`flow/constraint.sdc`:
```
create_clock -name core_clock -period 9.42 [get_ports {clk}]
set_input_delay 1.8840 -clock core_clock [delete_from_list [all_inputs] [get_ports {clk}]]
set_output_delay 1.8840 -clock core_clock [all_outputs]
set_load 0.01 [all_outputs]
```
`flow/design.v`:
```
module FIR_FILTER (clk, rst, data_valid, data, fir_valid, fir_d);
  input clk, rst;
  input data_valid;
  input signed [15:0] data;
  output fir_valid;
  output signed [15:0] fir_d;
  parameter signed [19:0] FIR_C00 = 20'hFFF9E ;   
  parameter signed [19:0] FIR_C01 = 20'hFFF86 ;   
  parameter signed [19:0] FIR_C02 = 20'hFFFA7 ;   
  parameter signed [19:0] FIR_C03 = 20'h0003B ;   
  parameter signed [19:0] FIR_C04 = 20'h0014B ;   
  parameter signed [19:0] FIR_C05 = 20'h0024A ;   
  parameter signed [19:0] FIR_C06 = 20'h00222 ;   
  parameter signed [19:0] FIR_C07 = 20'hFFFE4 ;   
  parameter signed [19:0] FIR_C08 = 20'hFFBC5 ;   
  parameter signed [19:0] FIR_C09 = 20'hFF7CA ;   
  parameter signed [19:0] FIR_C10 = 20'hFF74E ;   
  parameter signed [19:0] FIR_C11 = 20'hFFD74 ;   
  parameter signed [19:0] FIR_C12 = 20'h00B1A ;   
  parameter signed [19:0] FIR_C13 = 20'h01DAC ;   
  parameter signed [19:0] FIR_C14 = 20'h02F9E ;   
  parameter signed [19:0] FIR_C15 = 20'h03AA9 ;   
  parameter signed [19:0] FIR_C16 = 20'h03AA9 ;   
  parameter signed [19:0] FIR_C17 = 20'h02F9E ;   
  parameter signed [19:0] FIR_C18 = 20'h01DAC ;   
  parameter signed [19:0] FIR_C19 = 20'h00B1A ;   
  parameter signed [19:0] FIR_C20 = 20'hFFD74 ;   
  parameter signed [19:0] FIR_C21 = 20'hFF74E ;   
  parameter signed [19:0] FIR_C22 = 20'hFF7CA ;   
  parameter signed [19:0] FIR_C23 = 20'hFFBC5 ;   
  parameter signed [19:0] FIR_C24 = 20'hFFFE4 ;   
  parameter signed [19:0] FIR_C25 = 20'h00222 ;   
  parameter signed [19:0] FIR_C26 = 20'h0024A ;   
  parameter signed [19:0] FIR_C27 = 20'h0014B ;   
  parameter signed [19:0] FIR_C28 = 20'h0003B ;   
  parameter signed [19:0] FIR_C29 = 20'hFFFA7 ;   
  parameter signed [19:0] FIR_C30 = 20'hFFF86 ;   
  parameter signed [19:0] FIR_C31 = 20'hFFF9E ;   
  reg [5:0] fir_cnt_r, fir_cnt_w;
  reg signed [66:0] sum_r, sum_w;
  reg signed [15:0] x_00_r, x_01_r, x_02_r, x_03_r, x_04_r, x_05_r, x_06_r, x_07_r,
                    x_08_r, x_09_r, x_10_r, x_11_r, x_12_r, x_13_r, x_14_r, x_15_r,
                    x_16_r, x_17_r, x_18_r, x_19_r, x_20_r, x_21_r, x_22_r, x_23_r,
                    x_24_r, x_25_r, x_26_r, x_27_r, x_28_r, x_29_r, x_30_r, x_31_r;
  reg signed [15:0] x_00_w, x_01_w, x_02_w, x_03_w, x_04_w, x_05_w, x_06_w, x_07_w,
                    x_08_w, x_09_w, x_10_w, x_11_w, x_12_w, x_13_w, x_14_w, x_15_w,
                    x_16_w, x_17_w, x_18_w, x_19_w, x_20_w, x_21_w, x_22_w, x_23_w,
                    x_24_w, x_25_w, x_26_w, x_27_w, x_28_w, x_29_w, x_30_w, x_31_w;
  assign fir_valid = (fir_cnt_r > 33);
  assign fir_d = sum_r >= 0 ? {sum_r[66], sum_r[30:24], sum_r[23:16]} : {sum_r[66], sum_r[30:24], sum_r[23:16]} + 16'd1;
  always@ (*) begin
    x_00_w    = x_00_r; 
    x_01_w    = x_01_r; 
    x_02_w    = x_02_r; 
    x_03_w    = x_03_r; 
    x_04_w    = x_04_r;  
    x_05_w    = x_05_r;  
    x_06_w    = x_06_r;  
    x_07_w    = x_07_r;  
    x_08_w    = x_08_r;  
    x_09_w    = x_09_r;  
    x_10_w    = x_10_r;  
    x_11_w    = x_11_r;  
    x_12_w    = x_12_r;  
    x_13_w    = x_13_r;  
    x_14_w    = x_14_r;  
    x_15_w    = x_15_r;  
    x_16_w    = x_16_r;  
    x_17_w    = x_17_r;  
    x_18_w    = x_18_r;  
    x_19_w    = x_19_r;  
    x_20_w    = x_20_r;  
    x_21_w    = x_21_r;  
    x_22_w    = x_22_r;  
    x_23_w    = x_23_r;  
    x_24_w    = x_24_r;  
    x_25_w    = x_25_r;  
    x_26_w    = x_26_r;  
    x_27_w    = x_27_r;  
    x_28_w    = x_28_r;  
    x_29_w    = x_29_r;  
    x_30_w    = x_30_r;  
    x_31_w    = x_31_r;  
    sum_w     = sum_r;
    fir_cnt_w = fir_cnt_r;
    if (data_valid) begin
      if (fir_cnt_r <= 33) begin 
        fir_cnt_w = fir_cnt_r + 1;
      end
      x_31_w = data;
      x_30_w = x_31_r;
      x_29_w = x_30_r;
      x_28_w = x_29_r;
      x_27_w = x_28_r;
      x_26_w = x_27_r;
      x_25_w = x_26_r;
      x_24_w = x_25_r;
      x_23_w = x_24_r;
      x_22_w = x_23_r;
      x_21_w = x_22_r;
      x_20_w = x_21_r;
      x_19_w = x_20_r;
      x_18_w = x_19_r;
      x_17_w = x_18_r;
      x_16_w = x_17_r;
      x_15_w = x_16_r;
      x_14_w = x_15_r;
      x_13_w = x_14_r;
      x_12_w = x_13_r;
      x_11_w = x_12_r;
      x_10_w = x_11_r;
      x_09_w = x_10_r;
      x_08_w = x_09_r;
      x_07_w = x_08_r;
      x_06_w = x_07_r;
      x_05_w = x_06_r;
      x_04_w = x_05_r;
      x_03_w = x_04_r;
      x_02_w = x_03_r;
      x_01_w = x_02_r;
      x_00_w = x_01_r;
      sum_w = x_31_r * FIR_C00
            + x_30_r * FIR_C01
            + x_29_r * FIR_C02
            + x_28_r * FIR_C03
            + x_27_r * FIR_C04
            + x_26_r * FIR_C05
            + x_25_r * FIR_C06
            + x_24_r * FIR_C07
            + x_23_r * FIR_C08
            + x_22_r * FIR_C09
            + x_21_r * FIR_C10
            + x_20_r * FIR_C11
            + x_19_r * FIR_C12
            + x_18_r * FIR_C13
            + x_17_r * FIR_C14
            + x_16_r * FIR_C15
            + x_15_r * FIR_C16
            + x_14_r * FIR_C17
            + x_13_r * FIR_C18
            + x_12_r * FIR_C19
            + x_11_r * FIR_C20
            + x_10_r * FIR_C21
            + x_09_r * FIR_C22
            + x_08_r * FIR_C23
            + x_07_r * FIR_C24
            + x_06_r * FIR_C25
            + x_05_r * FIR_C26
            + x_04_r * FIR_C27
            + x_03_r * FIR_C28
            + x_02_r * FIR_C29
            + x_01_r * FIR_C30
            + x_00_r * FIR_C31;
    end else begin
      sum_w     = 0;
      fir_cnt_w = 0;
    end
  end
  always@ (posedge clk or posedge rst) begin 
    if (rst) begin
      x_00_r    <= 0;
      x_01_r    <= 0;
      x_02_r    <= 0;
      x_03_r    <= 0;
      x_04_r    <= 0;
      x_05_r    <= 0;
      x_06_r    <= 0;
      x_07_r    <= 0;
      x_08_r    <= 0;
      x_09_r    <= 0;
      x_10_r    <= 0;
      x_11_r    <= 0;
      x_12_r    <= 0;
      x_13_r    <= 0;
      x_14_r    <= 0;
      x_15_r    <= 0;
      x_16_r    <= 0;
      x_17_r    <= 0;
      x_18_r    <= 0;
      x_19_r    <= 0;
      x_20_r    <= 0;
      x_21_r    <= 0;
      x_22_r    <= 0;
      x_23_r    <= 0;
      x_24_r    <= 0;
      x_25_r    <= 0;
      x_26_r    <= 0;
      x_27_r    <= 0;
      x_28_r    <= 0;
      x_29_r    <= 0;
      x_30_r    <= 0;
      x_31_r    <= 0;
      sum_r     <= 0;
      fir_cnt_r <= 0;
    end else begin
      x_00_r    <= x_00_w;   
      x_01_r    <= x_01_w;   
      x_02_r    <= x_02_w;   
      x_03_r    <= x_03_w;   
      x_04_r    <= x_04_w;   
      x_05_r    <= x_05_w;   
      x_06_r    <= x_06_w;   
      x_07_r    <= x_07_w;   
      x_08_r    <= x_08_w;   
      x_09_r    <= x_09_w;   
      x_10_r    <= x_10_w;  
      x_11_r    <= x_11_w;  
      x_12_r    <= x_12_w;  
      x_13_r    <= x_13_w;  
      x_14_r    <= x_14_w;  
      x_15_r    <= x_15_w;  
      x_16_r    <= x_16_w;  
      x_17_r    <= x_17_w;  
      x_18_r    <= x_18_w;  
      x_19_r    <= x_19_w;  
      x_20_r    <= x_20_w;  
      x_21_r    <= x_21_w;  
      x_22_r    <= x_22_w;  
      x_23_r    <= x_23_w;  
      x_24_r    <= x_24_w;  
      x_25_r    <= x_25_w;  
      x_26_r    <= x_26_w;  
      x_27_r    <= x_27_w;  
      x_28_r    <= x_28_w;  
      x_29_r    <= x_29_w;  
      x_30_r    <= x_30_w;  
      x_31_r    <= x_31_w;  
      sum_r     <= sum_w;
      fir_cnt_r <= fir_cnt_w;
    end
  end
endmodule
```
`flow/run.sh`:
```
#!/bin/bash
# the make line also repeats each setting of config.mk as NAME=value (left out here)
make -C /OpenROAD-flow-scripts/flow DESIGN_CONFIG=/design/flow/config.mk WORK_HOME=/design/flow/orfs CLKGATE_MAP_FILE= finish
```
`flow/config.mk`:
```
export PLATFORM = sky130hd
export DESIGN_NAME = FIR_FILTER
export DESIGN_NICKNAME = FIR_FILTER
export VERILOG_FILES = /design/flow/design.v
export SDC_FILE = /design/flow/constraint.sdc
export NUM_CORES = 4
export LEC_CHECK = 0
export ABC_AREA = 1
export CAP_MARGIN = 15
export CELL_PAD_IN_SITES_GLOBAL_PLACEMENT = 1
export CORE_ASPECT_RATIO = 0.68
export CORE_MARGIN = 2
export CORE_UTILIZATION = 65
export CTS_CLUSTER_SIZE = 96
export GPL_ROUTABILITY_DRIVEN = 0
export GPL_TIMING_DRIVEN = 0
export MAX_ROUTING_LAYER = met4
export MIN_ROUTING_LAYER = met2
export PLACE_DENSITY_LB_ADDON = 0.01
export SLEW_MARGIN = 5
export TNS_END_PERCENT = 90
```
==> results.json, run 1 <==
{
  "syn_area_mm2": 0.149,
  "top_cells_by_area": "fa_1 40%, ha_1 21%, inv_1 13%",
  "error_line": "[ERROR GRT-0116] Global routing finished with congestion. Check the congestion regions in the DRC Viewer.",
  "avgSynthCellArea_um2": 9.17,
  "yosysTopAreaCell": "fa_1",
  "status": "did not finish",
  "core.rowCount": 145,
  "core_area_mm2": 0.229,
  "ys_top_logic_family": "adder cells",
  "clock_path_buffers": 3,
  "chipArea_mm2": 0.234,
  "synth_dominant_cell_count": "inv_1",
  "synth_seq_share_pct": 8.95,
  "cts.sinks": 534,
  "async_flop_share_pct": 100,
  "dieHeight_um": 399,
  "synthTopCellsByCount": "5007 x inv_1, 2970 x fa_1, 2558 x ha_1",
  "htree_levels": 3,
  "synthAdderAreaFrac_pct": 61.3,
  "boundaryPins": 36,
  "synth-edff-count": 0,
  "place_ws_ns": -5.26,
  "ys_sh_xor_pct": 2.94,
  "ys_cells": 16277,
  "portBuffers": 34,
  "fp_nets": 21824,
  "yosys_area_mm2": 0.149,
  "place_hpwl_um": 446000,
  "yosysWarnings": 1,
  "overflow": 8313,
  "netlist.area_leader.share_pct": 39.8,
  "cts_buffers": 72,
  "failing_step": "global routing (5_1_grt)",
  "placed_area_mm2": 0.154,
  "synth-simple-area-share_pct": 8.66,
  "grt_usage_pct": 90.2,
  "ys_types": 56,
  "fp_util_pct": 65.2,
  "die_width_um": 585,
  "ys_sh_aoi_pct": 5.16,
  "syn_inst": 16277,
  "cts-root-buf": "clkbuf_16",
  "mux_share_pct": 0,
  "ys.flops": 534,
  "synthFlopType": "dfrtp_1"
}
## stage by stage
stage | util [%] | hold WS (ns) | cells
2_1_floorplan | - | 0.463 | 16277
3_3_place_gp | 67.0 | 0.487 | 19398
3_5_place_dp | 67.2 | 0.496 | 19420
4_1_cts | 69.2 | 0.509 | 19617
## what timing repair did
item	in CTS
endpoints found under the setup margin	16
hold buffers	0
gates resized	391
pin swaps	122
setup buffers	66
## routing by layer
metal / GRT overflow / global-route usage, %
met4: 191 / 57.9
met3: 7859 / 114
met5: - / -
met1: - / -
met2: 263 / 86.2
==> run 2: changes to the inputs <==
CELL_PAD_IN_SITES_GLOBAL_PLACEMENT = default   (was 1)
CTS_CLUSTER_SIZE = default   (was 96)
GPL_ROUTABILITY_DRIVEN = default   (was 0)
GPL_TIMING_DRIVEN = default   (was 0)
MAX_ROUTING_LAYER = default   (was met4)
MIN_ROUTING_LAYER = default   (was met2)
PLACE_DENSITY_LB_ADDON = 0.04   (was 0.01)
SLEW_MARGIN = 20   (was 5)
TNS_END_PERCENT = 95   (was 90)
clock period = 15.0 ns   (was 9.42 ns; I/O delays follow)
==> results.json, run 2 <==
{
  "nets": 21875,
  "max_slew_margin_pct": 8.65,
  "setup_viol": 0,
  "core_area_mm2": 0.229,
  "detail_route.first_pass.iterations": 6,
  "ff2ff_setup_slack_ns": 1.71,
  "avgSynthCellArea_um2": 9.17,
  "netlist.area_leader.share_pct": 39.8,
  "via_count": 109217,
  "critPathTopFamily": "adder cells",
  "timing_max_transition_violations_final": 0,
  "cp_slowest_cell": "fa_1",
  "fin_crit_ns": 13.29,
  "r2r-start": "x_22_r[15]$_DFFE_PP0P_",
  "postCtsSetupBuffers": 0,
  "skew_ns": 0.0542,
  "grt_pass1_vias": 110878,
  "place_ws_ns": 1.90,
  "chipArea_mm2": 0.234,
  "critPathRequiredTime_ns": 15.70,
  "synthTopCellsByCount": "5007 x inv_1, 2970 x fa_1, 2558 x ha_1",
  "die_width_um": 585,
  "critPathCapture": "sum_r[65]$_DFF_PP0_",
  "cp-end-kind": "register",
  "hold_viol": 0,
  "cp_num_buf_inv": 12,
  "wl_per_cell_um": 25.5,
  "synth-edff-count": 0,
  "grt_usage_pct": 44.5,
  "drv_cap": 0,
  "boundaryPins": 36,
  "status": "timing/DRC/antenna clean",
  "async_flop_share_pct": 100,
  "place_hpwl_um": 442000,
  "min_to": "fir_cnt_r[5]$_DFFE_PP0P_",
  "tritoncts": "yes",
  "rsz0062_at_grt": "false",
  "totalWireLength_um": 498000,
  "path_depth": 48,
  "yosys_area_mm2": 0.149,
  "ys_sh_aoi_pct": 5.16,
  "avgViaCountPerCell": 5.59,
  "ys.flops": 534,
  "synth_dominant_cell_count": "inv_1",
  "ys_cells": 16277,
  "yosysTopAreaCell": "fa_1",
  "postRouteAntennaNets": 0,
  "portBuffers": 35,
  "openroad.warnings": 246,
  "ys_sh_xor_pct": 2.94,
  "area_growth_pct": 4.79,
  "tightest_slew_ns": 1.37,
  "grt_max_degree": 150,
  "hold_start": "fir_cnt_r[5]$_DFFE_PP0P_",
  "cts_buffers": 75,
  "synthFlopType": "dfrtp_1",
  "synth-simple-area-share_pct": 8.66,
  "r2r-end": "sum_r[65]$_DFF_PP0_",
  "fp_nets": 21824,
  "ys_top_logic_family": "adder cells",
  "clock_path_buffers": 3,
  "cts-root-buf": "clkbuf_16",
  "synth_seq_share_pct": 8.95,
  "cp_common_cell": "fa_1",
  "ys_types": 56,
  "worstRegToRegCells": 48,
  "syn_inst": 16277,
  "syn_area_mm2": 0.149,
  "min_path_cells": 2,
  "holdWs_ns": 0.500,
  "drc": 0,
  "crit_type": "reg -> reg",
  "cp-startpoint": "x_22_r[15]$_DFFE_PP0P_",
  "slowest_delay_ns": 1.17,
  "mux_share_pct": 0,
  "utilization_pct": 68.3,
  "cp_max_fo": 20,
  "core.rowCount": 145,
  "first_iter_violations": 11480,
  "antenna_found_initial": 30,
  "gp_congestion": 1.20,
  "cp.arrival_ns": 13.99,
  "yosysWarnings": 1,
  "synthAdderAreaFrac_pct": 61.3,
  "fill_cells": 18553,
  "dieHeight_um": 399,
  "min_period_over_period_pct": 88.6,
  "postCtsHoldBufs": 0,
  "setup-tns-final_ns": 0,
  "cts.sinks": 534,
  "htree_levels": 3,
  "top_cells_by_area": "fa_1 40%, ha_1 21%, inv_1 13%",
  "critPathLaunchType": "register",
  "path_clk_slew_ns": 0.08,
  "fmax_mhz": 75.2,
  "overflow": 0,
  "fp_util_pct": 65.2,
  "grt_pass1_wl_um": 743000,
  "cts-resized-gates": 0,
  "clk_latency_ns": 0.77,
  "hp-class": "reg -> reg",
  "post-route-worst-setup-slack_ns": 1.71
}
## run 2: final cells by class
| type | count | area, µm² | share of cell area [%] |
|---|---|---|---|
| repair buffers | 108 | 928 | 0.594 |
| diodes | 59 | 148 | 0.0944 |
| well taps | 3087 | 3860 | 2.47 |
| flip-flops and latches | 534 | 13400 | 8.55 |
| clock buffers | 90 | 2010 | 1.29 |
| multi-input cells | 10599 | 117000 | 74.5 |
| clock inverters | 50 | 769 | 0.492 |
| inverters | 5010 | 18800 | 12.0 |
## run 2: layer usage
layer	global-route usage (%)	part of all wire (%)	vias up
met5	7.09	0.20	-
met4	11.7	3.2	36
met3	22.8	16	641
met2	55.8	37	5475
met1	65.9	43	54341
li1	-	-	48724
## run 2: metrics by stage
step | area (µm²) | std cells
after global routing | 156000 | 19534
after CTS | 156000 | 19478
after floorplan | 149000 | 16277
after global placement | 153000 | 19338
final | 156000 | 19537
after detailed placement | 153000 | 19338
==> run 3: changes to the inputs <==
ABC_AREA = 0   (was 1)
CAP_MARGIN = 25   (was 15)
CELL_PAD_IN_SITES_GLOBAL_PLACEMENT = 0   (was default)
CORE_ASPECT_RATIO = default   (was 0.68)
CORE_UTILIZATION = 72   (was 65)
CTS_CLUSTER_DIAMETER = 263   (was default)
CTS_CLUSTER_SIZE = 33   (was default)
PLACE_DENSITY = 0.69   (was default)
PLACE_DENSITY_LB_ADDON = default   (was 0.04)
TNS_END_PERCENT = 5   (was 95)
clock period = 8.32 ns   (was 15.0 ns; I/O delays follow)
==> results.json, run 3 <==
{
  "place_ws_ns": -5.14,
  "ys.flops": 534,
  "fp_util_pct": 72.3,
  "ys_sh_xor_pct": 3.44,
  "ys_cells": 14177,
  "dieHeight_um": 451,
  "netlist.area_leader.share_pct": 41.2,
  "syn_inst": 14177,
  "clock_path_buffers": 3,
  "portBuffers": 35,
  "synth_seq_share_pct": 9.27,
  "failing_step": "global routing (5_1_grt)",
  "synth-simple-area-share_pct": 3.95,
  "syn_area_mm2": 0.144,
  "cts_buffers": 20,
  "boundaryPins": 36,
  "yosysWarnings": 1,
  "htree_levels": 1,
  "cts.sinks": 534,
  "die_width_um": 451,
  "ys_top_logic_family": "adder cells",
  "ys_sh_aoi_pct": 6.02,
  "chipArea_mm2": 0.204,
  "top_cells_by_area": "fa_1 41%, ha_1 22%, inv_1 12%",
  "synth-edff-count": 0,
  "yosys_area_mm2": 0.144,
  "ys_types": 84,
  "core_area_mm2": 0.199,
  "synth_dominant_cell_count": "inv_1",
  "gp_congestion": 1.12,
  "synthFlopType": "dfrtp_1",
  "fp_nets": 19724,
  "yosysTopAreaCell": "fa_1",
  "avgSynthCellArea_um2": 10.2,
  "synthAdderAreaFrac_pct": 63.5,
  "status": "did not finish",
  "core.rowCount": 164,
  "mux_share_pct": 1.66,
  "async_flop_share_pct": 100,
  "cts-root-buf": "clkbuf_16",
  "place_hpwl_um": 443000,
  "synthTopCellsByCount": "4559 x inv_1, 2970 x fa_1, 2558 x ha_1"
}
## run 3: what timing repair did
action,in CTS
endpoints found under the setup margin,16
buffers inserted,26
resized,155
pin swaps,113
hold buffers,0
## run 3: per-stage QoR
step / utilization [%] / instances / setup TNS (ns) / area [µm²]
after floorplan: - / 14177 / -384.47 / 144000
after global placement: 84.0 / 19369 / -74.03 / 168000
after detailed placement: 84.0 / 19369 / -76.86 / 168000
after CTS: 84.7 / 19421 / -71.19 / 169000
==> run 4: changes to the inputs <==
ABC_AREA = 1   (was 0)
CAP_MARGIN = 0   (was 25)
CELL_PAD_IN_SITES_DETAIL_PLACEMENT = 2   (was default)
CORE_MARGIN = 9   (was 2)
CORE_UTILIZATION = 55   (was 72)
CTS_CLUSTER_DIAMETER = 151   (was 263)
CTS_CLUSTER_SIZE = 69   (was 33)
GPL_TIMING_DRIVEN = 0   (was default)
MAX_ROUTING_LAYER = met4   (was default)
MIN_ROUTING_LAYER = met2   (was default)
SLEW_MARGIN = 5   (was 20)
TNS_END_PERCENT = default   (was 5)
clock period = 10.4 ns   (was 8.32 ns; I/O delays follow)
==> results.json, run 4 <==
{
  "status": "did not finish",
  "failing_step": "detailed placement (3_5_place_dp)",
  "error_line": "[ERROR DPL-0033] detailed placement checks failed during check placement.",
  "synth_dominant_cell_count": "inv_1",
  "portBuffers": 34,
  "fp_util_pct": 55.5,
  "yosysTopAreaCell": "fa_1",
  "yosys_area_mm2": 0.149,
  "synth-simple-area-share_pct": 8.66,
  "yosysWarnings": 1,
  "ys.flops": 534,
  "mux_share_pct": 0,
  "synth-edff-count": 0,
  "dieHeight_um": 539,
  "synthFlopType": "dfrtp_1",
  "boundaryPins": 36,
  "syn_inst": 16277,
  "synthAdderAreaFrac_pct": 61.3,
  "core.rowCount": 190,
  "core_area_mm2": 0.269,
  "netlist.area_leader.share_pct": 39.8,
  "ys_types": 56,
  "die_width_um": 539,
  "avgSynthCellArea_um2": 9.17,
  "syn_area_mm2": 0.149,
  "chipArea_mm2": 0.290,
  "synth_seq_share_pct": 8.95,
  "gp_congestion": 1.24,
  "ys_top_logic_family": "adder cells",
  "ys_cells": 16277,
  "fp_nets": 21824,
  "synthTopCellsByCount": "5007 x inv_1, 2970 x fa_1, 2558 x ha_1",
  "top_cells_by_area": "fa_1 40%, ha_1 21%, inv_1 13%",
  "ys_sh_xor_pct": 2.94,
  "ys_sh_aoi_pct": 5.16,
  "async_flop_share_pct": 100
}
-- run 4: metrics by stage --
stage	cells	setup WS, ns	area [µm²]	setup TNS (ns)
3_3_place_gp	19863	-5.27	155000	-2244.03
2_1_floorplan	16277	-0.937	150000	-12.88
==> run 5: changes to the inputs <==
CAP_MARGIN = 25   (was 0)
CELL_PAD_IN_SITES_DETAIL_PLACEMENT = default   (was 2)
CORE_MARGIN = 2   (was 9)
CORE_UTILIZATION = 72   (was 55)
CTS_CLUSTER_DIAMETER = 27   (was 151)
CTS_CLUSTER_SIZE = 56   (was 69)
GPL_TIMING_DRIVEN = default   (was 0)
MIN_ROUTING_LAYER = default   (was met2)
PLACE_DENSITY = 0.35   (was 0.69)
SETUP_SLACK_MARGIN = 3.07   (was default)
SLEW_MARGIN = 20   (was 5)
clock period = 10.3 ns   (was 10.4 ns; I/O delays follow)
==> results.json, run 5 <==
{
  "synth_seq_share_pct": 8.95,
  "ys.flops": 534,
  "ys_cells": 16277,
  "yosysWarnings": 1,
  "status": "did not finish",
  "synth_dominant_cell_count": "inv_1",
  "postCtsHoldBufs": 0,
  "async_flop_share_pct": 100,
  "fp_util_pct": 72.2,
  "htree_levels": 4,
  "gp_congestion": 1.14,
  "cts-root-buf": "clkbuf_16",
  "mux_share_pct": 0,
  "top_cells_by_area": "fa_1 40%, ha_1 21%, inv_1 13%",
  "chipArea_mm2": 0.211,
  "grt_usage_pct": 67.6,
  "syn_inst": 16277,
  "core_area_mm2": 0.207,
  "die_width_um": 459,
  "cts.sinks": 534,
  "place_hpwl_um": 457000,
  "clock_path_buffers": 3,
  "synthFlopType": "dfrtp_1",
  "cts_buffers": 192,
  "fp_nets": 21824,
  "dieHeight_um": 459,
  "syn_area_mm2": 0.149,
  "synth-simple-area-share_pct": 8.66,
  "ys_sh_aoi_pct": 5.16,
  "ys_top_logic_family": "adder cells",
  "avgSynthCellArea_um2": 9.17,
  "boundaryPins": 36,
  "ys_types": 56,
  "ys_sh_xor_pct": 2.94,
  "failing_step": "global routing (5_1_grt)",
  "core.rowCount": 167,
  "synth-edff-count": 0,
  "overflow": 11,
  "yosys_area_mm2": 0.149,
  "error_line": "[ERROR GRT-0116] Global routing finished with congestion. Check the congestion regions in the DRC Viewer.",
  "synthTopCellsByCount": "5007 x inv_1, 2970 x fa_1, 2558 x ha_1",
  "yosysTopAreaCell": "fa_1",
  "synthAdderAreaFrac_pct": 61.3,
  "netlist.area_leader.share_pct": 39.8,
  "dp_cells": 21164,
  "portBuffers": 35
}
## run 5: layer usage
metal	GRT overflow	global-route usage (%)
met1	0	68.9
met2	0	87.4
met3	4	42.9
met4	7	61.9
met5	-	-
## run 5: metrics by stage
| step | setup TNS [ns] | setup slack, ns | cell area (µm²) | hold WS [ns] |
|---|---|---|---|---|
| CTS | -26.36 | -1.85 | 180000 | 0.535 |
| floorplan | -14.56 | -1.08 | 150000 | 0.463 |
| detailed placement | -30.68 | -2.01 | 171000 | 0.550 |
| global placement | -27.73 | -1.84 | 171000 | 0.487 |
## run 5: timing repair
item | CTS
endpoints found under the hold margin | 0
setup endpoints to repair | 16
setup buffers | 39
pin swaps | 227
resized | 424
cloned | 0
==> run 6: changes to the inputs <==
CAP_MARGIN = 20   (was 25)
CELL_PAD_IN_SITES_GLOBAL_PLACEMENT = default   (was 0)
CORE_UTILIZATION = 71   (was 72)
CTS_CLUSTER_DIAMETER = default   (was 27)
CTS_CLUSTER_SIZE = 97   (was 56)
MAX_ROUTING_LAYER = default   (was met4)
PLACE_DENSITY = 0.41   (was 0.35)
SETUP_SLACK_MARGIN = default   (was 3.07)
clock period = 9.25 ns   (was 10.3 ns; I/O delays follow)
==> results.json, run 6 <==
{
  "cts-root-buf": "clkbuf_16",
  "top_cells_by_area": "fa_1 40%, ha_1 21%, inv_1 13%",
  "dp_cells": 21522,
  "postCtsHoldBufs": 0,
  "ys_top_logic_family": "adder cells",
  "ys_sh_xor_pct": 2.94,
  "netlist.area_leader.share_pct": 39.8,
  "portBuffers": 35,
  "htree_levels": 3,
  "ys_sh_aoi_pct": 5.16,
  "core_area_mm2": 0.209,
  "core.rowCount": 168,
  "ys.flops": 534,
  "chipArea_mm2": 0.214,
  "synthAdderAreaFrac_pct": 61.3,
  "yosysTopAreaCell": "fa_1",
  "place_ws_ns": -3.20,
  "place_hpwl_um": 461000,
  "gp_congestion": 1.11,
  "dieHeight_um": 463,
  "async_flop_share_pct": 100,
  "syn_area_mm2": 0.149,
  "cts_buffers": 78,
  "boundaryPins": 36,
  "synth_seq_share_pct": 8.95,
  "synth_dominant_cell_count": "inv_1",
  "synth-simple-area-share_pct": 8.66,
  "synth-edff-count": 0,
  "yosys_area_mm2": 0.149,
  "failing_step": "global routing (5_1_grt)",
  "ys_types": 56,
  "avgSynthCellArea_um2": 9.17,
  "synthFlopType": "dfrtp_1",
  "syn_inst": 16277,
  "cts.sinks": 534,
  "fp_util_pct": 71.3,
  "synthTopCellsByCount": "5007 x inv_1, 2970 x fa_1, 2558 x ha_1",
  "yosysWarnings": 1,
  "status": "did not finish",
  "ys_cells": 16277,
  "clock_path_buffers": 3,
  "mux_share_pct": 0,
  "die_width_um": 463,
  "fp_nets": 21824
}
[run 6: what timing repair did]
item / 4_1_cts
gates cloned: 0
pin swaps: 131
resized: 261
setup buffers: 31
setup endpoints to repair: 16
[run 6: metrics by stage]
stage / area, µm² / hold WS (ns)
detailed placement: 173000 / 0.542
global placement: 173000 / 0.507
CTS: 177000 / 0.560
floorplan: 150000 / 0.463
==> run 7: changes to the inputs <==
ABC_AREA = default   (was 1)
CORE_UTILIZATION = 13   (was 71)
CTS_CLUSTER_SIZE = default   (was 97)
PLACE_DENSITY = default   (was 0.41)
clock period = 18.2 ns   (was 9.25 ns; I/O delays follow)
==> results.json, run 7 <==
{
  "status": "timing/DRC/antenna clean",
  "wl_per_cell_um": 14.3,
  "core.rowCount": 386,
  "dp_cells": 28878,
  "grt_pass1_vias": 99875,
  "dieHeight_um": 1060,
  "hp-class": "reg -> reg",
  "yosysWarnings": 1,
  "chipArea_mm2": 1.12,
  "hold_start": "x_16_r[9]$_DFFE_PP0P_",
  "fin_area_mm2": 0.166,
  "rsz0062_at_grt": "false",
  "max_slew_margin_pct": 22.9,
  "fp_nets": 19724,
  "cts-resized-gates": 0,
  "htree_levels": 3,
  "place_hpwl_um": 368000,
  "grt_usage_pct": 7.51,
  "fin_crit_ns": 14.28,
  "drv_cap": 0,
  "portBuffers": 35,
  "first_iter_violations": 5973,
  "grt_max_degree": 166,
  "die_width_um": 1060,
  "gp_congestion": 0.942,
  "boundaryPins": 36,
  "yosys_area_mm2": 0.144,
  "syn_area_mm2": 0.144,
  "cp_slowest_cell": "dfrtp_1",
  "ys_sh_xor_pct": 3.44,
  "stdcell_count": 29043,
  "nets": 19772,
  "cp_common_cell": "fa_1",
  "cp-end-kind": "register",
  "worstRegToRegCells": 43,
  "ys_sh_aoi_pct": 6.02,
  "tritoncts": "yes",
  "postRouteAntennaNets": 0,
  "grt_pass1_wl_um": 638000,
  "async_flop_share_pct": 100,
  "r2r-start": "x_17_r[15]$_DFFE_PP0P_",
  "syn_inst": 14177,
  "yosysTopAreaCell": "fa_1",
  "cp_num_buf_inv": 11,
  "critPathRequiredTime_ns": 18.93,
  "fmax_mhz": 70.0,
  "totalWireLength_um": 415000,
  "path_clk_slew_ns": 0.06,
  "postCtsSetupBuffers": 0,
  "antenna_found_initial": 18,
  "tightest_slew_ns": 1.16,
  "netlist.area_leader.share_pct": 41.2,
  "cp-startpoint": "x_17_r[15]$_DFFE_PP0P_",
  "overflow": 0,
  "synthTopCellsByCount": "4559 x inv_1, 2970 x fa_1, 2558 x ha_1",
  "min_path_cells": 1,
  "synthFlopType": "dfrtp_1",
  "avgViaCountPerCell": 3.20,
  "fill_cells": 124748,
  "fp_util_pct": 13.0,
  "openroad.warnings": 255,
  "ys_types": 84,
  "synth_dominant_cell_count": "inv_1",
  "min_period_over_period_pct": 78.5,
  "mux_share_pct": 1.66,
  "critPathLaunchType": "register",
  "avgSynthCellArea_um2": 10.2,
  "cts_buffers": 88,
  "area_growth_pct": 15.1,
  "synth-simple-area-share_pct": 3.95,
  "placed_area_mm2": 0.163,
  "core_area_mm2": 1.11,
  "path_depth": 43,
  "hold_viol": 0,
  "timing_max_transition_violations_final": 0,
  "drc": 0,
  "critPathTopFamily": "adder cells",
  "critPathCapture": "sum_r[65]$_DFF_PP0_",
  "r2r-end": "sum_r[65]$_DFF_PP0_",
  "setup-tns-final_ns": 0,
  "clk_latency_ns": 0.88,
  "cts-root-buf": "clkbuf_16",
  "ff2ff_setup_slack_ns": 3.92,
  "synth_seq_share_pct": 9.27,
  "min_to": "x_16_r[9]$_DFFE_PP0P_",
  "slowest_delay_ns": 0.94,
  "skew_ns": 0.0924,
  "synthAdderAreaFrac_pct": 63.5,
  "cp.arrival_ns": 15.01,
  "crit_type": "reg -> reg",
  "ys_cells": 14177,
  "via_count": 92841,
  "setup_viol": 0,
  "cts.sinks": 534,
  "postCtsHoldBufs": 0,
  "ys.flops": 534,
  "ys_top_logic_family": "adder cells",
  "cp_max_fo": 22,
  "detail_route.first_pass.iterations": 6,
  "synth-edff-count": 0,
  "clock_path_buffers": 4,
  "top_cells_by_area": "fa_1 41%, ha_1 22%, inv_1 12%"
}
## run 7: layout make-up
cell class              instances  area [µm²]  share of cell area [%]
repair buffers                 88         803                   0.484
diodes                         15        37.5                  0.0226
flip-flops and latches        534       13400                    8.06
inverters                    4559       17100                    10.3
multi-input cells            8954      113000                    68.3
well taps                   14744       18400                    11.1
clock inverters                42         497                   0.300
clock buffers                 107        2370                    1.43
## run 7: layer usage
metal | share of wire [%] | track usage, % | routed length (µm)
met2 | 44 | 11.9 | 183000
met4 | 4.6 | 2.82 | 19200
met3 | 7.0 | 1.56 | 29000
met1 | 44 | 10.1 | 184000
met5 | 0.023 | 0 | 95
## run 7: through the flow
step | setup WS, ns | utilization (%) | hold slack [ns]
2_1_floorplan | 4.94 | - | 0.478
3_3_place_gp | 3.97 | 14.7 | 0.498
3_5_place_dp | 4.02 | 14.7 | 0.500
4_1_cts | 3.92 | 15.0 | 0.514
5_1_grt | 3.13 | 15.0 | 0.534
6_report | 3.92 | 15.0 | 0.514
==> run 8: changes to the inputs <==
CORE_UTILIZATION = 56   (was 13)
SETUP_SLACK_MARGIN = 2.22   (was default)
clock period = 8.1 ns   (was 18.2 ns; I/O delays follow)
==> results.json, run 8 <==
{
  "status": "complete, but fails checks",
  "violations": "negative setup slack",
  "setup_viol": 16,
  "yosysWarnings": 1,
  "openroad.warnings": 261,
  "detail_route.first_pass.iterations": 8,
  "clock_path_buffers": 3,
  "die_width_um": 511,
  "cts-root-buf": "clkbuf_16",
  "mux_share_pct": 1.66,
  "clk_latency_ns": 0.78,
  "avgViaCountPerCell": 5.21,
  "holdWs_ns": 0.544,
  "critPathTopFamily": "adder cells",
  "core_area_mm2": 0.256,
  "fin_crit_ns": 13.20,
  "slowest_delay_ns": 0.56,
  "dieHeight_um": 511,
  "postCtsHoldBufs": 0,
  "critPathLaunchType": "register",
  "fin_area_mm2": 0.175,
  "post-route-worst-setup-slack_ns": -5.10,
  "cp-end-kind": "register",
  "min_path_cells": 2,
  "totalWireLength_um": 466000,
  "hold_start": "fir_cnt_r[5]$_DFFE_PP0P_",
  "antenna_found_initial": 24,
  "yosysTopAreaCell": "fa_1",
  "path_depth": 52,
  "core.rowCount": 186,
  "netlist.area_leader.share_pct": 41.2,
  "cp_max_fo": 5,
  "critPathCapture": "sum_r[65]$_DFF_PP0_",
  "syn_area_mm2": 0.144,
  "chipArea_mm2": 0.261,
  "min_period_over_period_pct": 163,
  "htree_levels": 3,
  "fmax_mhz": 75.7,
  "cts_buffers": 86,
  "ys_types": 84,
  "crit_type": "reg -> reg",
  "stdcell_count": 20488,
  "critPathRequiredTime_ns": 8.79,
  "path_clk_slew_ns": 0.07,
  "cp-startpoint": "x_14_r[7]$_DFFE_PP0P_",
  "tritoncts": "yes",
  "r2r-end": "sum_r[65]$_DFF_PP0_",
  "min_to": "fir_cnt_r[5]$_DFFE_PP0P_",
  "portBuffers": 35,
  "dp_cells": 20273,
  "wl_per_cell_um": 22.8,
  "synthTopCellsByCount": "4559 x inv_1, 2970 x fa_1, 2558 x ha_1",
  "ys_sh_aoi_pct": 6.02,
  "worstRegToRegCells": 52,
  "skew_ns": 0.0455,
  "ff2ff_setup_slack_ns": -5.10,
  "seq_area_mm2": 0.0134,
  "synthAdderAreaFrac_pct": 63.5,
  "hold_viol": 0,
  "synth_dominant_cell_count": "inv_1",
  "synth-simple-area-share_pct": 3.95,
  "synthFlopType": "dfrtp_1",
  "rsz0062_at_grt": "true",
  "nets": 22559,
  "ys_sh_xor_pct": 3.44,
  "syn_inst": 14177,
  "placed_area_mm2": 0.170,
  "place_hpwl_um": 423000,
  "r2r-start": "x_14_r[7]$_DFFE_PP0P_",
  "fill_cells": 20415,
  "first_iter_violations": 7021,
  "grt_usage_pct": 37.0,
  "grt_pass1_wl_um": 717000,
  "yosys_area_mm2": 0.144,
  "grt_max_degree": 146,
  "hp-class": "reg -> reg",
  "cp_slowest_cell": "fa_1",
  "fp_nets": 19724,
  "via_count": 106647,
  "drv_cap": 0,
  "ys_cells": 14177,
  "boundaryPins": 36,
  "area_growth_pct": 21.3,
  "place_ws_ns": -5.15,
  "max_slew_margin_pct": 34.5,
  "cp_common_cell": "fa_1",
  "tightest_slew_ns": 0.983,
  "drc": 0,
  "cp.arrival_ns": 13.90,
  "top_cells_by_area": "fa_1 41%, ha_1 22%, inv_1 12%",
  "avgSynthCellArea_um2": 10.2,
  "ys_top_logic_family": "adder cells",
  "cts.sinks": 534,
  "timing_max_transition_violations_final": 0,
  "fp_util_pct": 56.2,
  "combGateArea_mm2": 0.114,
  "gp_congestion": 1.04,
  "async_flop_share_pct": 100,
  "postRouteAntennaNets": 0,
  "cp_num_buf_inv": 17,
  "grt_pass1_vias": 117729,
  "ys.flops": 534,
  "overflow": 0,
  "synth-edff-count": 0,
  "synth_seq_share_pct": 9.27
}
==> run 8: repair_timing <==
| item | 4_1_cts | 5_1_grt |
|---|---|---|
| pin swaps | 113 | 111 |
| setup endpoints to repair | 16 | 16 |
| setup buffers | 21 | 14 |
| resized | 162 | 107 |
| hold endpoints to repair | 0 | 0 |
==> run 8: final cells by class <==
| class | instances | share of cell area (%) |
|---|---|---|
| clock inverters | 45 | 0.382 |
| repair buffers | 2877 | 12.8 |
| multi-input cells | 8954 | 65.5 |
| clock buffers | 113 | 1.41 |
| inverters | 4559 | 9.80 |
| diodes | 22 | 0.0315 |
| flip-flops and latches | 534 | 7.66 |
| well taps | 3384 | 2.42 |
==> run 8: routing by layer <==
layer	vias up	track usage, %	routed length, µm	share of wire, %
met5	-	0	75	0.016
met1	54749	51.5	202000	43
li1	48547	-	-	-
met4	12	17.6	28000	6.0
met2	2668	57.7	209000	45
met3	671	4.58	27500	5.9
==> run 8: metrics by stage <==
step / utilization [%] / TNS (ns)
2_1_floorplan: - / -484.36
3_3_place_gp: 66.4 / -76.75
3_5_place_dp: 66.4 / -77.64
4_1_cts: 68.0 / -74.27
5_1_grt: 68.2 / -80.66
6_report: 68.2 / -74.53
==> run 9: changes to the inputs <==
ABC_AREA = 0   (was default)
CAP_MARGIN = 25   (was 20)
CELL_PAD_IN_SITES_GLOBAL_PLACEMENT = 0   (was default)
CORE_UTILIZATION = 71   (was 56)
CTS_CLUSTER_DIAMETER = 263   (was default)
CTS_CLUSTER_SIZE = 33   (was default)
PLACE_DENSITY = 0.69   (was default)
SETUP_SLACK_MARGIN = 0.21   (was 2.22)
clock period = 7.2 ns   (was 8.1 ns; I/O delays follow)
==> results.json, run 9 <==
{
  "fp_util_pct": 71.4,
  "placed_area_mm2": 0.170,
  "syn_area_mm2": 0.144,
  "ys_cells": 14177,
  "netlist.area_leader.share_pct": 41.2,
  "fp_nets": 19724,
  "synth_seq_share_pct": 9.27,
  "ys_types": 84,
  "die_width_um": 455,
  "core.rowCount": 165,
  "failing_step": "global routing (5_1_grt)",
  "synthAdderAreaFrac_pct": 63.5,
  "dieHeight_um": 455,
  "synthFlopType": "dfrtp_1",
  "yosysTopAreaCell": "fa_1",
  "synth-edff-count": 0,
  "ys_sh_aoi_pct": 6.02,
  "yosys_area_mm2": 0.144,
  "synth_dominant_cell_count": "inv_1",
  "clock_path_buffers": 3,
  "mux_share_pct": 1.66,
  "htree_levels": 1,
  "ys.flops": 534,
  "cts-root-buf": "clkbuf_16",
  "synth-simple-area-share_pct": 3.95,
  "grt_usage_pct": 62.9,
  "async_flop_share_pct": 100,
  "top_cells_by_area": "fa_1 41%, ha_1 22%, inv_1 12%",
  "yosysWarnings": 1,
  "synthTopCellsByCount": "4559 x inv_1, 2970 x fa_1, 2558 x ha_1",
  "portBuffers": 35,
  "overflow": 147,
  "core_area_mm2": 0.202,
  "cts.sinks": 534,
  "ys_sh_xor_pct": 3.44,
  "boundaryPins": 36,
  "cts_buffers": 20,
  "avgSynthCellArea_um2": 10.2,
  "error_line": "[ERROR GRT-0116] Global routing finished with congestion. Check the congestion regions in the DRC Viewer.",
  "chipArea_mm2": 0.207,
  "ys_top_logic_family": "adder cells",
  "gp_congestion": 1.11,
  "syn_inst": 14177,
  "place_hpwl_um": 447000,
  "status": "did not finish"
}
[run 9: layer usage]
| layer | global-route usage, % | GRT overflow |
|---|---|---|
| met5 | 25.2 | 0 |
| met4 | 51.2 | 64 |
| met3 | 43.3 | 14 |
| met2 | 82.0 | 62 |
| met1 | 67.4 | 7 |
[run 9: repair_timing]
action                                  in CTS
resized                                    225
pin swaps                                  184
buffers inserted                            34
endpoints found under the setup margin      16
hold buffers                                 0
[run 9: per-stage QoR]
step | instances | setup WS, ns | util (%)
detailed placement | 19598 | -6.25 | 84.1
CTS | 19661 | -5.88 | 84.9
floorplan | 14177 | -5.26 | -
global placement | 19598 | -5.94 | 84.1
==> run 10: changes to the inputs <==
ABC_AREA = 1   (was 0)
CAP_MARGIN = 0   (was 25)
CELL_PAD_IN_SITES_GLOBAL_PLACEMENT = default   (was 0)
CORE_UTILIZATION = 72   (was 71)
CTS_CLUSTER_DIAMETER = default   (was 263)
CTS_CLUSTER_SIZE = 11   (was 33)
GPL_ROUTABILITY_DRIVEN = 0   (was default)
HOLD_SLACK_MARGIN = 0.29   (was default)
PLACE_DENSITY = default   (was 0.69)
SETUP_SLACK_MARGIN = default   (was 0.21)
TNS_END_PERCENT = 10   (was default)
clock period = 8.48 ns   (was 7.2 ns; I/O delays follow)
==> results.json, run 10 <==
{
  "chipArea_mm2": 0.211,
  "hold_start": "fir_cnt_r[5]$_DFFE_PP0P_",
  "die_width_um": 459,
  "path_clk_slew_ns": 0.06,
  "drc": 0,
  "ys_top_logic_family": "adder cells",
  "fmax_mhz": 81.1,
  "syn_area_mm2": 0.149,
  "path_depth": 46,
  "cp_common_cell": "fa_1",
  "nets": 24488,
  "setup_viol": 16,
  "cp.arrival_ns": 12.98,
  "core.rowCount": 167,
  "async_flop_share_pct": 100,
  "clock_path_buffers": 3,
  "cp-end-kind": "register",
  "cts-root-buf": "clkbuf_16",
  "min_path_cells": 2,
  "yosys_area_mm2": 0.149,
  "synthAdderAreaFrac_pct": 61.3,
  "grt_pass1_wl_um": 755000,
  "grt_pass1_vias": 130980,
  "status": "complete, but fails checks",
  "violations": "negative setup slack",
  "grt_usage_pct": 48.2,
  "first_iter_violations": 11288,
  "fin_crit_ns": 12.33,
  "cp_num_buf_inv": 14,
  "antenna_found_initial": 18,
  "fp_util_pct": 72.2,
  "via_count": 121651,
  "synth_seq_share_pct": 8.95,
  "post-route-worst-setup-slack_ns": -3.85,
  "tightest_slew_ns": 1.04,
  "hp-class": "reg -> reg",
  "overflow": 0,
  "r2r-end": "sum_r[26]$_DFF_PP0_",
  "fp_nets": 21824,
  "synth-edff-count": 0,
  "drv_cap": 0,
  "core_area_mm2": 0.207,
  "cp_max_fo": 4,
  "cp_slowest_cell": "fa_1",
  "skew_ns": 0.0323,
  "cts.sinks": 534,
  "critPathRequiredTime_ns": 9.13,
  "worstRegToRegCells": 46,
  "ff2ff_setup_slack_ns": -3.85,
  "cts_buffers": 80,
  "portBuffers": 35,
  "ys.flops": 534,
  "critPathLaunchType": "register",
  "place_ws_ns": -3.84,
  "ys_types": 56,
  "critPathTopFamily": "adder cells",
  "crit_type": "reg -> reg",
  "avgViaCountPerCell": 5.60,
  "area_growth_pct": 18.7,
  "min_to": "fir_cnt_r[5]$_DFFE_PP0P_",
  "synth-simple-area-share_pct": 8.66,
  "totalWireLength_um": 491000,
  "yosysTopAreaCell": "fa_1",
  "ys_sh_aoi_pct": 5.16,
  "r2r-start": "x_17_r[7]$_DFFE_PP0P_",
  "slowest_delay_ns": 0.58,
  "min_period_over_period_pct": 145,
  "hold_viol": 0,
  "mux_share_pct": 0,
  "syn_inst": 16277,
  "max_slew_margin_pct": 30.4,
  "wl_per_cell_um": 22.6,
  "rsz0062_at_grt": "true",
  "place_hpwl_um": 424000,
  "detail_route.first_pass.iterations": 8,
  "critPathCapture": "sum_r[26]$_DFF_PP0_",
  "cp-startpoint": "x_17_r[7]$_DFFE_PP0P_",
  "synthTopCellsByCount": "5007 x inv_1, 2970 x fa_1, 2558 x ha_1",
  "clk_latency_ns": 0.78,
  "grt_max_degree": 189,
  "synth_dominant_cell_count": "inv_1",
  "boundaryPins": 36,
  "timing_max_transition_violations_final": 0,
  "openroad.warnings": 259,
  "netlist.area_leader.share_pct": 39.8,
  "avgSynthCellArea_um2": 9.17,
  "postRouteAntennaNets": 0,
  "ys_cells": 16277,
  "htree_levels": 3,
  "ys_sh_xor_pct": 2.94,
  "yosysWarnings": 1,
  "dieHeight_um": 459,
  "top_cells_by_area": "fa_1 40%, ha_1 21%, inv_1 13%",
  "synthFlopType": "dfrtp_1",
  "tritoncts": "yes"
}
[run 10: final cells by class]
class | instances | area, µm²
antenna | 14 | 35.0
clock buffer | 104 | 2260
clock inverter | 42 | 582
fill | 11976 | 29500
inverter | 5010 | 18800
multi-input combinational | 10599 | 118000
sequential | 534 | 13400
tap | 2704 | 3380
timing repair buffer | 2716 | 20900
[run 10: layer usage]
| layer | GRT usage [%] | vias to the layer above | wire length (µm) |
|---|---|---|---|
| li1 | - | 53884 | - |
| met1 | 58.1 | 59754 | 175000 |
| met2 | 72.0 | 6200 | 210000 |
| met3 | 16.7 | 1793 | 59000 |
| met4 | 34.9 | 20 | 46800 |
| met5 | 0 | - | 140 |
[run 10: timing repair]
item | 4_1_cts | 5_1_grt
gates cloned | 0 | 0
hold buffers | 0 | 0
endpoints found under the setup margin | 16 | 16
pin swaps | 115 | 28
endpoints found under the hold margin | 0 | 0
resized | 144 | 79
setup buffers | 11 | 4
[run 10: metrics by stage]
step                      TNS (ns)  cells  util [%]  cell area [µm²]  hold slack (ns)
after CTS                   -54.79  21705      85.6           177000            0.510
final                       -58.69  21723      85.7           177000            0.512
after global placement      -54.87  21548      83.8           173000            0.484
after detailed placement    -58.51  21548      83.8           173000            0.496
after floorplan            -305.57  16277         -           150000            0.463
after global routing        -64.64  21715      85.7           177000            0.528
==> run 11: changes to the inputs <==
ABC_AREA = default   (was 1)
CAP_MARGIN = 20   (was 0)
CELL_PAD_IN_SITES_DETAIL_PLACEMENT = 2   (was default)
CELL_PAD_IN_SITES_GLOBAL_PLACEMENT = 3   (was default)
CORE_ASPECT_RATIO = 1.64   (was default)
CORE_UTILIZATION = 55   (was 72)
CTS_CLUSTER_SIZE = default   (was 11)
HOLD_SLACK_MARGIN = 0.04   (was 0.29)
MIN_ROUTING_LAYER = met2   (was default)
PLACE_DENSITY_LB_ADDON = 0.01   (was default)
SETUP_SLACK_MARGIN = 1.82   (was default)
TNS_END_PERCENT = 85   (was 10)
clock period = 20.3 ns   (was 8.48 ns; I/O delays follow)
==> results.json, run 11 <==
{
  "status": "did not finish",
  "failing_step": "global placement without I/O (3_1_place_gp_skip_io)",
  "error_line": "[ERROR FLW-0024] Place density exceeds 1.0 (current PLACE_DENSITY_LB_ADDON =  0.01). Please check if the value of  PLACE_DENSITY_LB_ADDON is between 0 and 0.99.",
  "chipArea_mm2": 0.266,
  "core_area_mm2": 0.261,
  "fp_util_pct": 55.3,
  "ys.flops": 534,
  "fp_nets": 19724,
  "die_width_um": 404,
  "ys_types": 84,
  "ys_cells": 14177,
  "avgSynthCellArea_um2": 10.2,
  "syn_area_mm2": 0.144,
  "dieHeight_um": 660,
  "ys_top_logic_family": "adder cells",
  "top_cells_by_area": "fa_1 41%, ha_1 22%, inv_1 12%",
  "yosys_area_mm2": 0.144,
  "synth_dominant_cell_count": "inv_1",
  "synthAdderAreaFrac_pct": 63.5,
  "synthFlopType": "dfrtp_1",
  "syn_inst": 14177,
  "yosysTopAreaCell": "fa_1",
  "core.rowCount": 240,
  "ys_sh_aoi_pct": 6.02,
  "mux_share_pct": 1.66,
  "synthTopCellsByCount": "4559 x inv_1, 2970 x fa_1, 2558 x ha_1",
  "synth_seq_share_pct": 9.27,
  "async_flop_share_pct": 100,
  "ys_sh_xor_pct": 3.44,
  "netlist.area_leader.share_pct": 41.2,
  "synth-edff-count": 0,
  "yosysWarnings": 1,
  "synth-simple-area-share_pct": 3.95
}
==> run 12: changes to the inputs <==
ABC_AREA = 0   (was default)
CAP_MARGIN = 10   (was 20)
CELL_PAD_IN_SITES_DETAIL_PLACEMENT = 1   (was 2)
CELL_PAD_IN_SITES_GLOBAL_PLACEMENT = default   (was 3)
CORE_ASPECT_RATIO = 1.45   (was 1.64)
CORE_MARGIN = 9   (was 2)
CORE_UTILIZATION = 40   (was 55)
CTS_CLUSTER_DIAMETER = 375   (was default)
GPL_TIMING_DRIVEN = 0   (was default)
HOLD_SLACK_MARGIN = -0.04   (was 0.04)
MAX_ROUTING_LAYER = met4   (was default)
MIN_ROUTING_LAYER = default   (was met2)
PLACE_DENSITY_LB_ADDON = 0.15   (was 0.01)
SETUP_SLACK_MARGIN = default   (was 1.82)
SLEW_MARGIN = 5   (was 20)
TNS_END_PERCENT = default   (was 85)
clock period = 15.0 ns   (was 20.3 ns; I/O delays follow)
==> results.json, run 12 <==
{
  "combGateArea_mm2": 0.113,
  "antenna_found_initial": 41,
  "seq_area_mm2": 0.0134,
  "grt_max_degree": 37,
  "cts.sinks": 534,
  "htree_levels": 3,
  "ys_types": 84,
  "fill_cells": 40376,
  "hold_start": "x_07_r[8]$_DFFE_PP0P_",
  "cp_max_fo": 8,
  "overflow": 0,
  "rsz0062_at_grt": "false",
  "fp_util_pct": 40.1,
  "placed_area_mm2": 0.151,
  "synth-simple-area-share_pct": 3.95,
  "tritoncts": "yes",
  "dieHeight_um": 741,
  "drc": 0,
  "yosysTopAreaCell": "fa_1",
  "worstRegToRegCells": 42,
  "synth_dominant_cell_count": "inv_1",
  "hp-class": "reg -> reg",
  "grt_pass1_vias": 112191,
  "avgSynthCellArea_um2": 10.2,
  "postRouteAntennaNets": 0,
  "min_to": "x_06_r[8]$_DFFE_PP0P_",
  "area_growth_pct": 7.16,
  "netlist.area_leader.share_pct": 41.2,
  "synthFlopType": "dfrtp_1",
  "ys_cells": 14177,
  "synth-edff-count": 0,
  "r2r-start": "x_14_r[5]$_DFFE_PP0P_",
  "critPathRequiredTime_ns": 15.68,
  "fin_area_mm2": 0.154,
  "setup-tns-final_ns": 0,
  "skew_ns": 0.0564,
  "core_area_mm2": 0.359,
  "openroad.warnings": 240,
  "fin_crit_ns": 14.69,
  "slowest_delay_ns": 0.79,
  "syn_inst": 14177,
  "synth_seq_share_pct": 9.27,
  "fmax_mhz": 68.1,
  "utilization_pct": 43.0,
  "post-route-worst-setup-slack_ns": 0.314,
  "cp-end-kind": "register",
  "r2r-end": "sum_r[65]$_DFF_PP0_",
  "portBuffers": 34,
  "die_width_um": 517,
  "path_clk_slew_ns": 0.06,
  "cp_slowest_cell": "fa_1",
  "status": "timing/DRC/antenna clean",
  "hold_viol": 0,
  "cts_buffers": 76,
  "via_count": 97871,
  "fp_nets": 19724,
  "cp_common_cell": "fa_1",
  "synthTopCellsByCount": "4559 x inv_1, 2970 x fa_1, 2558 x ha_1",
  "ff2ff_setup_slack_ns": 0.31,
  "critPathCapture": "sum_r[65]$_DFF_PP0_",
  "max_slew_margin_pct": 8.91,
  "detail_route.first_pass.iterations": 15,
  "yosys_area_mm2": 0.144,
  "ys_top_logic_family": "adder cells",
  "path_depth": 42,
  "clock_path_buffers": 3,
  "avgViaCountPerCell": 5.07,
  "timing_max_transition_violations_final": 0,
  "critPathLaunchType": "register",
  "ys.flops": 534,
  "min_path_cells": 1,
  "cp.arrival_ns": 15.37,
  "place_ws_ns": -1.07,
  "synthAdderAreaFrac_pct": 63.5,
  "cts-root-buf": "clkbuf_16",
  "ys_sh_xor_pct": 3.44,
  "clk_latency_ns": 0.81,
  "top_cells_by_area": "fa_1 41%, ha_1 22%, inv_1 12%",
  "async_flop_share_pct": 100,
  "first_iter_violations": 4528,
  "setup_viol": 0,
  "grt_pass1_wl_um": 749000,
  "wl_per_cell_um": 26.4,
  "ys_sh_aoi_pct": 6.02,
  "crit_type": "reg -> reg",
  "tightest_slew_ns": 1.37,
  "grt_usage_pct": 27.8,
  "yosysWarnings": 1,
  "min_period_over_period_pct": 97.9,
  "syn_area_mm2": 0.144,
  "mux_share_pct": 1.66,
  "chipArea_mm2": 0.383,
  "place_hpwl_um": 457000,
  "boundaryPins": 36,
  "critPathTopFamily": "adder cells",
  "core.rowCount": 265,
  "nets": 19881,
  "cp_num_buf_inv": 9,
  "cp-startpoint": "x_14_r[5]$_DFFE_PP0P_",
  "totalWireLength_um": 509000,
  "drv_cap": 0
}
run 12: metal layers:
layer / wire length, µm / vias to the layer above / global-route usage (%) / share of wire, %
li1: - / 43230 / - / -
met1: 177000 / 51775 / 28.5 / 35
met2: 262000 / 1844 / 48.9 / 52
met3: 15500 / 1022 / 2.34 / 3.1
met4: 54600 / 0 / 21.7 / 11
met5: 0 / - / - / 0
run 12: per-stage QoR:
| step | instances | hold slack, ns |
|---|---|---|
| final | 19286 | 0.539 |
| after global routing | 19277 | 0.569 |
| after CTS | 19195 | 0.544 |
| after detailed placement | 19051 | 0.531 |
| after global placement | 19017 | 0.528 |
| after floorplan | 14177 | 0.478 |
run 12: final cells by class:
cell class / count / share of cell area [%]
well taps: 4806 / 3.89
repair buffers: 79 / 0.716
plain buffers: 130 / 0.339
clock buffers: 93 / 1.36
flip-flops and latches: 534 / 8.68
diodes: 84 / 0.136
multi-input cells: 8954 / 73.4
clock inverters: 47 / 0.435
inverters: 4559 / 11.1
run 12: timing repair:
action	CTS	global route
endpoints found under the setup margin	11	8
hold buffers	0	0
resized	11	39
setup buffers	4	6
pin swaps	0	3
==> run 13: changes to the inputs <==
ABC_AREA = default   (was 0)
CAP_MARGIN = 20   (was 10)
CELL_PAD_IN_SITES_DETAIL_PLACEMENT = default   (was 1)
CORE_ASPECT_RATIO = default   (was 1.45)
CORE_MARGIN = 2   (was 9)
CORE_UTILIZATION = 70   (was 40)
CTS_CLUSTER_DIAMETER = default   (was 375)
GPL_ROUTABILITY_DRIVEN = default   (was 0)
GPL_TIMING_DRIVEN = default   (was 0)
HOLD_SLACK_MARGIN = default   (was -0.04)
PLACE_DENSITY_LB_ADDON = default   (was 0.15)
SETUP_SLACK_MARGIN = -0.77   (was default)
SLEW_MARGIN = 20   (was 5)
clock period = 10.7 ns   (was 15.0 ns; I/O delays follow)
==> results.json, run 13 <==
{
  "cts-root-buf": "clkbuf_16",
  "synth_dominant_cell_count": "inv_1",
  "fp_nets": 19724,
  "ys_sh_aoi_pct": 6.02,
  "htree_levels": 3,
  "syn_inst": 14177,
  "synthFlopType": "dfrtp_1",
  "place_ws_ns": -2.89,
  "cts_buffers": 80,
  "gp_congestion": 1.11,
  "yosys_area_mm2": 0.144,
  "syn_area_mm2": 0.144,
  "clock_path_buffers": 3,
  "grt_usage_pct": 58.4,
  "netlist.area_leader.share_pct": 41.2,
  "error_line": "[ERROR GRT-0116] Global routing finished with congestion. Check the congestion regions in the DRC Viewer.",
  "portBuffers": 35,
  "yosysWarnings": 1,
  "dieHeight_um": 458,
  "overflow": 146,
  "placed_area_mm2": 0.164,
  "avgSynthCellArea_um2": 10.2,
  "ys_cells": 14177,
  "mux_share_pct": 1.66,
  "ys_top_logic_family": "adder cells",
  "synthAdderAreaFrac_pct": 63.5,
  "die_width_um": 458,
  "failing_step": "global routing (5_1_grt)",
  "synth_seq_share_pct": 9.27,
  "postCtsHoldBufs": 0,
  "place_hpwl_um": 424000,
  "status": "did not finish",
  "cts.sinks": 534,
  "ys_sh_xor_pct": 3.44,
  "async_flop_share_pct": 100,
  "core.rowCount": 166,
  "synth-simple-area-share_pct": 3.95,
  "yosysTopAreaCell": "fa_1",
  "fp_util_pct": 70.5,
  "synthTopCellsByCount": "4559 x inv_1, 2970 x fa_1, 2558 x ha_1",
  "chipArea_mm2": 0.210,
  "ys.flops": 534,
  "boundaryPins": 36,
  "ys_types": 84,
  "top_cells_by_area": "fa_1 41%, ha_1 22%, inv_1 12%",
  "synth-edff-count": 0,
  "dp_cells": 18834,
  "core_area_mm2": 0.205
}
## run 13: layer usage
metal  global-route usage (%)  GRT overflow
met1                     63.9             6
met2                     78.7            62
met3                     32.0             3
met4                     45.1            75
met5                        -             -
## run 13: timing repair
action                                  4_1_cts
cloned                                        0
resized                                     204
setup buffers                                20
pin swaps                                   106
endpoints found under the setup margin       16
